==> flow/design.v (excerpt) <==
module alu_top (
    input             clk,
    input      [7:0]  a,
    input      [7:0]  b,
    input      [3:0]  sel,
    output reg [15:0] out
);
export LEC_CHECK = 0
export CAP_MARGIN = 20
export CELL_PAD_IN_SITES_GLOBAL_PLACEMENT = 2
export CORE_MARGIN = 2
export CORE_UTILIZATION = 40
export CTS_CLUSTER_SIZE = 69
export PLACE_DENSITY = 0.51
export SLEW_MARGIN = 20
export TNS_END_PERCENT = 25
create_clock -name core_clock -period 52.9 [get_ports {clk}]
run.sh (not shown) runs the stock make flow with config.mk's settings and CLKGATE_MAP_FILE=.
Edit:
CELL_PAD_IN_SITES_GLOBAL_PLACEMENT = default   (was 2)
CORE_UTILIZATION = 65   (was 40)
CTS_CLUSTER_SIZE = default   (was 69)
PLACE_DENSITY = default   (was 0.51)
TNS_END_PERCENT = default   (was 25)
clock period = 26.2 ns   (was 52.9 ns; I/O delays follow)
Outcome:
- Now the flow completed and failed the layout checks on setup timing
- non-clock buffer count increases by 251
- wire length went up by about 25%
- cell area is higher by 25%
- register-to-register slack degrades by 18 ns
Edit:
CORE_UTILIZATION = 64   (was 65)
TNS_END_PERCENT = 5   (was default)
clock period = 24.6 ns   (was 26.2 ns; I/O delays follow)
Outcome: Now the flow never finished: it broke off in global routing; synthesized area stays the same; die size grows by 1.5%; synthesized cell count stays the same.


Setup of job 9056:
The RTL this note starts from:
==> flow/design.v <==
module alu_top (
    input             clk,
    input      [7:0]  a,
    input      [7:0]  b,
    input      [3:0]  sel,
    output reg [15:0] out
);
    reg  [7:0]  a_q, b_q;
    reg  [3:0]  sel_q;
    wire [15:0] alu_out;
    always @(posedge clk) begin
        a_q   <= a;
        b_q   <= b;
        sel_q <= sel;
        out   <= alu_out;
    end
    alu u_alu (.a(a_q), .b(b_q), .sel(sel_q), .out(alu_out));
endmodule

`timescale 1ns / 1ps
module alu(
    input [7:0] a,b,
    input [3:0] sel,
    output reg [15:0] out
    );
    always@(*)
        begin
            case(sel)
                4'b0000 : out=a+b;
                4'b0001 : out=a+1;
                4'b0010 : out=a-b;
                4'b0011 : out=a*b;
                4'b0100 : out=(b==0) ? 16'd0 : a/b;
                4'b0101 : out=(b==0) ? 16'd0 : a%b;
                4'b0110 : out=a&b;
                4'b0111 : out=a|b;
                4'b1000 : out=~(a&b);
                4'b1001 : out=~(a|b);
                4'b1010 : out=a^b;
                default: out=0;
            endcase        
        end    
endmodule
==> flow/config.mk <==
export PLATFORM = sky130hd
export DESIGN_NAME = alu_top
export DESIGN_NICKNAME = alu_top
export VERILOG_FILES = /design/flow/design.v
export SDC_FILE = /design/flow/constraint.sdc
export NUM_CORES = 4
export LEC_CHECK = 0
export CAP_MARGIN = 20
export CORE_MARGIN = 2
export CORE_UTILIZATION = 40
export CTS_CLUSTER_DIAMETER = 395
export CTS_CLUSTER_SIZE = 100
export SLEW_MARGIN = 20
export TNS_END_PERCENT = 10
==> flow/constraint.sdc <==
create_clock -name core_clock -period 32.0 [get_ports {clk}]
set_input_delay 6.4000 -clock core_clock [delete_from_list [all_inputs] [get_ports {clk}]]
set_output_delay 6.4000 -clock core_clock [all_outputs]
set_load 0.01 [all_outputs]
Edits applied to the flow inputs when going from job 9056 to job 4321:
- CTS_CLUSTER_DIAMETER removed (was 395)
- TNS_END_PERCENT removed (was 10)
- CELL_PAD_IN_SITES_GLOBAL_PLACEMENT newly set to 2
- CTS_CLUSTER_SIZE changed from 100 to 69
Findings:
- The final reports for job 4321 and job 9056 show utilization higher in the former.
- Compared job 4321 against job 9056; clock latency on the worst-skew pair within noise.
- The flow did not stop early for job 4321: all stages ran, and the layout cleared the timing, DRC and antenna checks.
- Diff job 9056 -> job 4321: first-pass GRT wire length increased by 4400 um relative to the old numbers, cell count increased by 14 relative to the old numbers, worst hold slack after final layout decreased by 0.010 ns relative to the old numbers, worst setup slack increased by 0.17 ns relative to the old numbers.
Input changes introduced in job 9539 (baseline for comparison: job 4321):
- putting ABC_AREA at 1 where nothing was set
- swapping 40 for 60 in CORE_UTILIZATION
- clearing CTS_CLUSTER_SIZE, which used to be 69
- clearing CELL_PAD_IN_SITES_GLOBAL_PLACEMENT, which used to be 2
- swapping 32.0 for 17.0 in the clock period (ns, I/O delays scaled along)
--- outcome ---
Diff job 9539..job 4321 | I/O pin count | unchanged. adder cells as the dominant kind of combinational cell was reported by job 4321, and simple AND/OR/NAND/NOR gates by job 9539. Side by side, number of placement rows turned out lower in job 9539 than in job 4321. For synthesized area, job 4321 and job 9539 come out practically identical. Min AND-OR/OR-AND share of the synthesized area across job 9539 and job 4321: job 9539. For job 9539, the flow was terminated by a tool error in global routing (5_1_grt) and produced no final design.
Input-level comparison between job 9615 and job 9539:
- setting PLACE_DENSITY_LB_ADDON to 0.3 for the first time
- changing CORE_UTILIZATION from 60 to 67
- changing the clock period (ns, I/O delays scaled along) from 17.0 to 32.0
==> results <==
Comparing job 9615 against job 9539, there is no change at all in number of cell instances after yosys synthesis. Worst-case setup slack after placement is lower on job 9539. In summary, job 9615 completed successfully, with a layout that passed the timing, DRC and antenna checks. Total setup buffers inserted after CTS, job 9539 and job 9615: smaller value in job 9615.
